==> inputs of 04-12 <==
==> flow/design.v (excerpt) <==
module top(input clk, por, reset, start_stop, mode, edit_shift, inc, output reg buzzer, output [0:6] seg,output [3:0] digit,output reg [4:0] mode_value);
clock: 7.73 ns
lec_check: 0
abc_area: 0
cap_margin: 20
cell_pad_in_sites_global_placement: 1
core_aspect_ratio: 0.64
core_margin: 6
core_utilization: 23
cts_cluster_diameter: 260
gpl_timing_driven: 0
hold_slack_margin: 0.06
max_routing_layer: met4
min_routing_layer: met2
setup_slack_margin: 0.02
slew_margin: 40
run.sh (not shown) runs the stock make flow with config.mk's settings and CLKGATE_MAP_FILE=.
==> 11-17 (differences from 04-12) <==
==> flow/config.mk (replaced) <==
export PLATFORM = sky130hd
export DESIGN_NAME = top
export DESIGN_NICKNAME = top
export VERILOG_FILES = /design/flow/design.v
export SDC_FILE = /design/flow/constraint.sdc
export NUM_CORES = 4
export LEC_CHECK = 0
export ABC_AREA = 1
export CAP_MARGIN = 10
export CORE_MARGIN = 2
export CORE_UTILIZATION = 72
export CTS_CLUSTER_DIAMETER = 259
export HOLD_SLACK_MARGIN = -0.09
export SETUP_SLACK_MARGIN = 0.53
export SLEW_MARGIN = 20
==> flow/constraint.sdc (replaced) <==
create_clock -name core_clock -period 4.21 [get_ports {clk}]
set_input_delay 0.8420 -clock core_clock [delete_from_list [all_inputs] [get_ports {clk}]]
set_output_delay 0.8420 -clock core_clock [all_outputs]
set_load 0.01 [all_outputs]
==> 11-13 (differences from 04-12) <==
==> flow/config.mk (replaced) <==
export PLATFORM = sky130hd
export DESIGN_NAME = top
export DESIGN_NICKNAME = top
export VERILOG_FILES = /design/flow/design.v
export SDC_FILE = /design/flow/constraint.sdc
export NUM_CORES = 4
export LEC_CHECK = 0
export ABC_AREA = 0
export CAP_MARGIN = 20
export CELL_PAD_IN_SITES_DETAIL_PLACEMENT = 1
export CORE_MARGIN = 6
export CORE_UTILIZATION = 70
export CTS_CLUSTER_DIAMETER = 182
export CTS_CLUSTER_SIZE = 44
export GPL_TIMING_DRIVEN = 0
export MAX_ROUTING_LAYER = met5
export MIN_ROUTING_LAYER = met2
export PLACE_DENSITY = 0.89
export SLEW_MARGIN = 35
export TNS_END_PERCENT = 40
==> flow/constraint.sdc (replaced) <==
create_clock -name core_clock -period 10.0 [get_ports {clk}]
set_input_delay 2.0000 -clock core_clock [delete_from_list [all_inputs] [get_ports {clk}]]
set_output_delay 2.0000 -clock core_clock [all_outputs]
set_load 0.01 [all_outputs]
==> 10-09 (differences from 04-12) <==
==> flow/config.mk (replaced) <==
export PLATFORM = sky130hd
export DESIGN_NAME = top
export DESIGN_NICKNAME = top
export VERILOG_FILES = /design/flow/design.v
export SDC_FILE = /design/flow/constraint.sdc
export NUM_CORES = 4
export LEC_CHECK = 0
export CAP_MARGIN = 20
export CORE_MARGIN = 2
export CORE_UTILIZATION = 70
export CTS_CLUSTER_DIAMETER = 27
export SETUP_SLACK_MARGIN = 1.36
export SLEW_MARGIN = 20
==> flow/constraint.sdc (replaced) <==
create_clock -name core_clock -period 4.58 [get_ports {clk}]
set_input_delay 0.9160 -clock core_clock [delete_from_list [all_inputs] [get_ports {clk}]]
set_output_delay 0.9160 -clock core_clock [all_outputs]
set_load 0.01 [all_outputs]
==> ci_impl_report.md <==
## Synthesis and layout report

| Metric | Value |
|---|---|
| Setup slack after layout | 0.307 ns |
| Status | finished clean |
| Clk Tree Root Cell | clkbuf_16 |
| RSZ-0062 raised after global routing | false |
| Adders+Majority by Area | 0.0482 |
| GR Layer Usage met2 | 0.363 |
| WHS | 0.488 ns |
| CTS Buf Count | 29 |
| Clock-cell share | 0.0483 |
| Met3 WL post-DR | 48.2 mm |
| Largest class | multi-input combinational cells |
| Tool warnings | 68 |
| Final setup viols | 0 |
the above is filed under 04-12

==> ci_impl_report.md <==
## Synthesis and layout report

| Metric | Value |
|---|---|
| Met3 WL post-DR | 7.85 mm |
| Invs w/o clock | 408 |
| Tool warnings | 71 |
| FP Rows | 58 |
| Sequential power share | 0.373 |
| CTS Buf Count | 28 |
| Initial DRC Count | 3442 |
| Status | finished clean |
| Setup slack after layout | 0.593 ns |
| GR Layer Usage met2 | 0.726 |
| GR Util met3 | 0.0954 |
| Adders+Majority by Area | 0.0445 |
| Final setup viols | 0 |
| RSZ-0062 raised after global routing | false |
| Clock-cell share | 0.0478 |
| Clk Tree Root Cell | clkbuf_16 |
| Detailed placement HPWL | 43.5 mm |
| Largest class | multi-input combinational cells |
the above is filed under 11-17

==> ci_impl_report.md <==
## Synthesis and layout report

| Metric | Value |
|---|---|
| GR Layer Usage met2 | 0.761 |
| Met3 WL post-DR | 10.2 mm |
| Largest area contributor in the netlist | dfxtp_1 |
| Distinct lib cells | 93 |
| Tool warnings | 73 |
| Switching Fraction | 0.271 |
| Top-area cell share | 0.237 |
| Status | finished clean |
| Clock-cell share | 0.110 |
| Largest class | multi-input combinational cells |
| RSZ-0062 raised after global routing | true |
| Final setup viols | 0 |
| CTS Buf Count | 66 |
| Adders+Majority by Area | 0.0482 |
the above is filed under 10-09

==> ci_impl_report.md <==
## Implementation flow summary

| Metric | Value |
|---|---|
| Status | stopped before the end |
| Last stage reached | detailed placement (3_5_place_dp) |
| Tool error | [ERROR DPL-0033] detailed placement checks failed during check placement. |
| Adders+Majority by Area | 0.0482 |
| Yosys warns | 3 |
| Core ar. | 24300 sq um |
| Largest area contributor in the netlist | dfxtp_1 |
| Number of placed I/O pins | 24 |
| Synthesized area | 17300 sq um |
| Port-buffer cells | 21 |
| Fp util | 0.713 |
| Seq cells post-synth | 238 |
| Top logic family | simple AND/OR/NAND/NOR gates |
| Aoi share | 0.209 |
| Most common reg cell | dfxtp_1 |
| Number of synthesized flops with an enable pin | 0 |
| Die Wd | 169 um |
| Syn_area_per_cell | 7.35 sq um |
| Cell count in the Yosys report | 2360 |
the above is filed under 11-13


==> inputs of 10-12 <==
Starting RTL as in the previous note.
Settings: LEC_CHECK=0, ABC_AREA=1, CAP_MARGIN=20, CORE_MARGIN=2, CORE_UTILIZATION=72, CTS_CLUSTER_DIAMETER=29, CTS_CLUSTER_SIZE=80, HOLD_SLACK_MARGIN=-0.09, MAX_ROUTING_LAYER=met4, PLACE_DENSITY_LB_ADDON=0.2, SETUP_SLACK_MARGIN=1.09, SLEW_MARGIN=40; clock period 4.24 ns.
==> 05-05: changes against 10-12 <==
ABC_AREA = default   (was 1)
CORE_UTILIZATION = 40   (was 72)
CTS_CLUSTER_DIAMETER = default   (was 29)
CTS_CLUSTER_SIZE = 44   (was 80)
HOLD_SLACK_MARGIN = default   (was -0.09)
MAX_ROUTING_LAYER = default   (was met4)
PLACE_DENSITY_LB_ADDON = default   (was 0.2)
SETUP_SLACK_MARGIN = default   (was 1.09)
SLEW_MARGIN = 35   (was 40)
==> flow/constraint.sdc (replaced) <==
create_clock -name core_clock -period 10.0 [get_ports {clk}]
set_input_delay 2.0000 -clock core_clock [delete_from_list [all_inputs] [get_ports {clk}]]
set_output_delay 2.0000 -clock core_clock [all_outputs]
set_load 0.01 [all_outputs]
==> 03-23: changes against 10-12 <==
ABC_AREA = default   (was 1)
CORE_UTILIZATION = 40   (was 72)
CTS_CLUSTER_DIAMETER = default   (was 29)
CTS_CLUSTER_SIZE = default   (was 80)
HOLD_SLACK_MARGIN = default   (was -0.09)
MAX_ROUTING_LAYER = default   (was met4)
PLACE_DENSITY_LB_ADDON = default   (was 0.2)
SETUP_SLACK_MARGIN = 1.57   (was 1.09)
SLEW_MARGIN = 20   (was 40)
==> flow/constraint.sdc (replaced) <==
create_clock -name core_clock -period 7.58 [get_ports {clk}]
set_input_delay 1.5160 -clock core_clock [delete_from_list [all_inputs] [get_ports {clk}]]
set_output_delay 1.5160 -clock core_clock [all_outputs]
set_load 0.01 [all_outputs]
==> notes <==
03-23 produced a clean layout. 05-05 passed the timing, DRC and antenna checks. 10-12 did not get past 5_1_grt on ODB-0269.
Cell count is about the same in 05-05 and 03-23.
Setup slack: 05-05 is higher than 03-23 (0.65 ns).
Critical path depth: 05-05 is higher than 03-23 (1).
Between 05-05 and 03-23, the lower hold slack is in 03-23 (gap 0.0027 ns).
==> figures <==
item	03-23	10-12	05-05
Kind of launch point of the worst setup path	input port	-	input port
Leakage power of the design	7.09 nW	-	7.03 nW
Power attributed to the clock group	1.48 mW	-	1.09 mW
Area fraction of the dominant cell type after synthesis	23.7%	22.1%	23.7%
Outcome	no timing/DRC/antenna violations	aborted with a tool error	no timing/DRC/antenna violations
Failing step	-	5_1_grt	-
Cell group occupying the most layout area	combinational gates	-	combinational gates
Combinational gate area	11500 um2	-	11500 um2
# clk buffers	45	-	39
Wire length reported by the detailed router	58300 um	-	57100 um
Number of clock buffers inserted by TritonCTS	30	57	29

==> inputs of exp/willow <==
Starting RTL as in the previous note.
==> flow/config.mk <==
export PLATFORM = sky130hd
export DESIGN_NAME = top
export DESIGN_NICKNAME = top
export VERILOG_FILES = /design/flow/design.v
export SDC_FILE = /design/flow/constraint.sdc
export NUM_CORES = 4
export LEC_CHECK = 0
export ABC_AREA = 1
export CAP_MARGIN = 10
export CORE_MARGIN = 2
export CORE_UTILIZATION = 72
export CTS_CLUSTER_DIAMETER = 27
export HOLD_SLACK_MARGIN = -0.09
export PLACE_DENSITY_LB_ADDON = 0.25
export SETUP_SLACK_MARGIN = 1.23
export SLEW_MARGIN = 20
==> flow/constraint.sdc <==
create_clock -name core_clock -period 4.21 [get_ports {clk}]
set_input_delay 0.8420 -clock core_clock [delete_from_list [all_inputs] [get_ports {clk}]]
set_output_delay 0.8420 -clock core_clock [all_outputs]
set_load 0.01 [all_outputs]
==> exp/delta: changes against exp/willow <==
Settings changed: CAP_MARGIN 10 to 20, CTS_CLUSTER_DIAMETER 27 to 259, HOLD_SLACK_MARGIN -0.09 to default, PLACE_DENSITY_LB_ADDON 0.25 to default, SETUP_SLACK_MARGIN 1.23 to default.
==> flow/constraint.sdc (replaced) <==
create_clock -name core_clock -period 6.66 [get_ports {clk}]
set_input_delay 1.3320 -clock core_clock [delete_from_list [all_inputs] [get_ports {clk}]]
set_output_delay 1.3320 -clock core_clock [all_outputs]
set_load 0.01 [all_outputs]
==> exp/violet: changes against exp/willow <==
Settings changed: ABC_AREA 1 to default, CAP_MARGIN 10 to 20, CORE_UTILIZATION 72 to 58, CTS_CLUSTER_DIAMETER 27 to default, HOLD_SLACK_MARGIN -0.09 to default, PLACE_DENSITY_LB_ADDON 0.25 to default, SETUP_SLACK_MARGIN 1.23 to -0.42.
==> flow/constraint.sdc (replaced) <==
create_clock -name core_clock -period 7.0 [get_ports {clk}]
set_input_delay 1.4000 -clock core_clock [delete_from_list [all_inputs] [get_ports {clk}]]
set_output_delay 1.4000 -clock core_clock [all_outputs]
set_load 0.01 [all_outputs]
==> comparison table <==
	exp/willow	exp/delta	exp/violet
Number of cells traversed by the worst hold path	-	1	1
Number of buffers inserted during clock tree synthesis	60	27	28
Sequential power share	-	0.380	0.411
Status	did not finish	finished clean	finished clean
Last stage reached	global routing	-	-
Sequential power	-	1.55 mW	1.41 mW
Net switching power	-	1.34 mW	874 uW
Worst Setup Slack post-DPL	88.1 ps	1270 ps	1090 ps
Relative contribution of the clock network to total power	-	0.396	0.481
Via count	-	21400	17800
Layout filler cell count	-	1856	2685
Gp weighted congestion	1.11	1.08	1.01
Largest Pwr Group	-	clock	clock
Reg-to-reg startpoint	-	edit_place[1]	state[2]
R2R setup slack	-	2700 ps	2160 ps
Share of the final layout cell area in multi-input gates	-	0.588	0.613
Start-to-end type of the worst setup path	-	reg2out	in2out
Area of the synthesized netlist per yosys stat	18600 um^2	18600 um^2	17300 um^2
Portion of netlist area occupied by mux cells	0	0	0.0324
Net Sw Frac	-	0.329	0.256
Flip-flop and latch share of the layout cell area	-	0.248	0.263
Total iterations of the first detailed-routing run	-	16	7
Startpoint type of the worst setup path	-	register	primary input
CP Data Required Time	-	5330 ps	5600 ps
Max-area cell class	-	combinational gates	combinational gates
Final-layout worst hold slack	-	471 ps	458 ps
Worst ir drop on vdd	-	0.300 mV	0.212 mV
Number of logic stages on the critical path including buffering	-	15	9

==> 09-06 <==
Starting RTL as in the previous note.
clock: 10.0 ns
lec_check: 0
abc_area: 1
cap_margin: 20
cell_pad_in_sites_detail_placement: 1
core_margin: 2
core_utilization: 40
cts_cluster_size: 44
gpl_timing_driven: 0
max_routing_layer: met4
min_routing_layer: met2
slew_margin: 35
tns_end_percent: 40
==> 03-22: changes against 09-06 <==
ABC_AREA = 0   (was 1)
CELL_PAD_IN_SITES_DETAIL_PLACEMENT = not set   (was 1)
CELL_PAD_IN_SITES_GLOBAL_PLACEMENT = 2   (was not set)
CORE_ASPECT_RATIO = 0.64   (was not set)
CORE_MARGIN = 6   (was 2)
CORE_UTILIZATION = 23   (was 40)
CTS_CLUSTER_DIAMETER = 141   (was not set)
CTS_CLUSTER_SIZE = not set   (was 44)
HOLD_SLACK_MARGIN = 0.06   (was not set)
SLEW_MARGIN = 40   (was 35)
TNS_END_PERCENT = not set   (was 40)
==> flow/constraint.sdc (replaced) <==
create_clock -name core_clock -period 7.73 [get_ports {clk}]
set_input_delay 1.5460 -clock core_clock [delete_from_list [all_inputs] [get_ports {clk}]]
set_output_delay 1.5460 -clock core_clock [all_outputs]
set_load 0.01 [all_outputs]
==> 02-02: changes against 09-06 <==
ABC_AREA = not set   (was 1)
CELL_PAD_IN_SITES_DETAIL_PLACEMENT = not set   (was 1)
CTS_CLUSTER_SIZE = not set   (was 44)
GPL_TIMING_DRIVEN = not set   (was 0)
MAX_ROUTING_LAYER = not set   (was met4)
MIN_ROUTING_LAYER = not set   (was met2)
SLEW_MARGIN = 20   (was 35)
TNS_END_PERCENT = not set   (was 40)
==> flow/constraint.sdc (replaced) <==
create_clock -name core_clock -period 5.06 [get_ports {clk}]
set_input_delay 1.0120 -clock core_clock [delete_from_list [all_inputs] [get_ports {clk}]]
set_output_delay 1.0120 -clock core_clock [all_outputs]
set_load 0.01 [all_outputs]
==> notes <==
- Of 02-02 and 09-06, 09-06 has the higher combinational power (gap about 27%, measured against 09-06).
- The lowest first-iteration DRC count belongs to 02-02, the highest to 09-06.
- Of 02-02 and 09-06, 09-06 has the higher synthesized cell count (gap about 22%, measured against 09-06).
- Against 02-02, the die area of 09-06 is higher by about 7%.
- Of 03-22 and 09-06, 03-22 has the higher sequential share of layout area (gap 0.43 points).
- Of 03-22 and 02-02, 02-02 has the higher sequential power (gap 35%, measured against 02-02).
- In clock-buffer cell count, 09-06 and 02-02 do not differ.
==> figures <==
quantity	03-22	02-02	09-06
Result of the run	finished clean	finished clean	finished clean
First drt pass iteration count	13	8	14
Reg2reg setup slack	2.30 ns	0.54 ns	5.74 ns
Synth Area in XOR/XNOR	7.17%	7.17%	4.47%
Late-Pin Clk Latency	0.69 ns	0.61 ns	0.66 ns
Total standard cell area after synthesis	17300 um2	17300 um2	18600 um2
Yosys top cell by instances	nor2_1	nor2_1	nand2_1
Area inside the core boundary	73600 um2	42900 um2	45600 um2
Placed Instances	3358	2867	3642
Post-placement setup slack	0.439 ns	0.130 ns	2.78 ns
Worst Setup Slack, final	0.229 ns	0.234 ns	2.47 ns
Flop pwr share	38.2%	41.8%	34.5%
Routed length on met2	40.1 mm	25.5 mm	41.2 mm
Final cell utilization of the core	27.5%	44.6%	45.2%
Comb. cell area	11800 um2	11500 um2	11700 um2

==> 04-04: inputs <==
Starting RTL as in the previous note.
make LEC_CHECK=0 CAP_MARGIN=15 CORE_MARGIN=2 CORE_UTILIZATION=70 CTS_CLUSTER_DIAMETER=27 CTS_CLUSTER_SIZE=36 MAX_ROUTING_LAYER=met4 SETUP_SLACK_MARGIN=0.87 SLEW_MARGIN=20 finish   # period 4.33 ns
==> 12-17 (differences from 04-04) <==
- ABC_AREA: not set -> 0
- CAP_MARGIN: 15 -> 20
- CELL_PAD_IN_SITES_DETAIL_PLACEMENT: not set -> 1
- CORE_MARGIN: 2 -> 6
- CTS_CLUSTER_DIAMETER: 27 -> 182
- CTS_CLUSTER_SIZE: 36 -> 44
- GPL_TIMING_DRIVEN: not set -> 0
- MIN_ROUTING_LAYER: not set -> met2
- PLACE_DENSITY: not set -> 0.89
- SETUP_SLACK_MARGIN: 0.87 -> 2.4
- SLEW_MARGIN: 20 -> 35
- TNS_END_PERCENT: not set -> 40
==> flow/constraint.sdc (replaced) <==
create_clock -name core_clock -period 10.0 [get_ports {clk}]
set_input_delay 2.0000 -clock core_clock [delete_from_list [all_inputs] [get_ports {clk}]]
set_output_delay 2.0000 -clock core_clock [all_outputs]
set_load 0.01 [all_outputs]
==> 02-24 (differences from 04-04) <==
- CORE_UTILIZATION: 70 -> 22
- CTS_CLUSTER_DIAMETER: 27 -> not set
- CTS_CLUSTER_SIZE: 36 -> 81
- GPL_ROUTABILITY_DRIVEN: not set -> 1
- GPL_TIMING_DRIVEN: not set -> 0
- MAX_ROUTING_LAYER: met4 -> not set
- PLACE_DENSITY_LB_ADDON: not set -> 0.05
- SETUP_SLACK_MARGIN: 0.87 -> 1.53
- TNS_END_PERCENT: not set -> 100
==> flow/constraint.sdc (replaced) <==
create_clock -name core_clock -period 5.82 [get_ports {clk}]
set_input_delay 1.1640 -clock core_clock [delete_from_list [all_inputs] [get_ports {clk}]]
set_output_delay 1.1640 -clock core_clock [all_outputs]
set_load 0.01 [all_outputs]
==> qor summary <==
| item | 04-04 | 02-24 | 12-17 |
|---|---|---|---|
| Remaining design rule violation count | 0 | 0 | - |
| Result of the run | no timing/DRC/antenna violations | no timing/DRC/antenna violations | did not finish |
| Last stage reached | - | - | 3_5_place_dp |
| Non-clock buffer area fraction after layout | 0.05379 | 0.05878 | - |
| Tally of buffers added on design ports | 23 | 21 | 21 |
| Worst path required time | 3460 ps | 4660 ps | - |
| Chip height | 161.4 um | 284.8 um | 169.4 um |
| Hold violation count in the final report | 0 | 0 | - |
| Worst path buffer plus inverter count | 3 | 5 | - |
| Setup Total Neg Slack | 0 ps | 0 ps | - |
| Final net count | 2468 | 2527 | - |
| Routed wire length on met2 | 29.61 mm | 36.47 mm | - |
| Sequential fraction of total cell area | 0.2382 | 0.2392 | - |
| Inserted Diodes | 1 | 0 | - |
| Per-cell routed wire length | 24.70 um | 23.07 um | - |
| Slew Limit Headroom | 0.2095 | 0.2165 | - |
| Cell area after layout | 20870 sq um | 20730 sq um | - |
| Number of filler cells placed in the layout | 1308 | 8511 | - |
| Tap cell count | 324 | 1040 | - |
| Total wire length after detailed routing | 68.39 mm | 81.17 mm | - |
| Sequential power | 2280 uW | 1680 uW | - |
| Worst reg-to-reg path cell count | 15 | 10 | - |
No activity file was given, so power comes from the tool's default toggle rates.
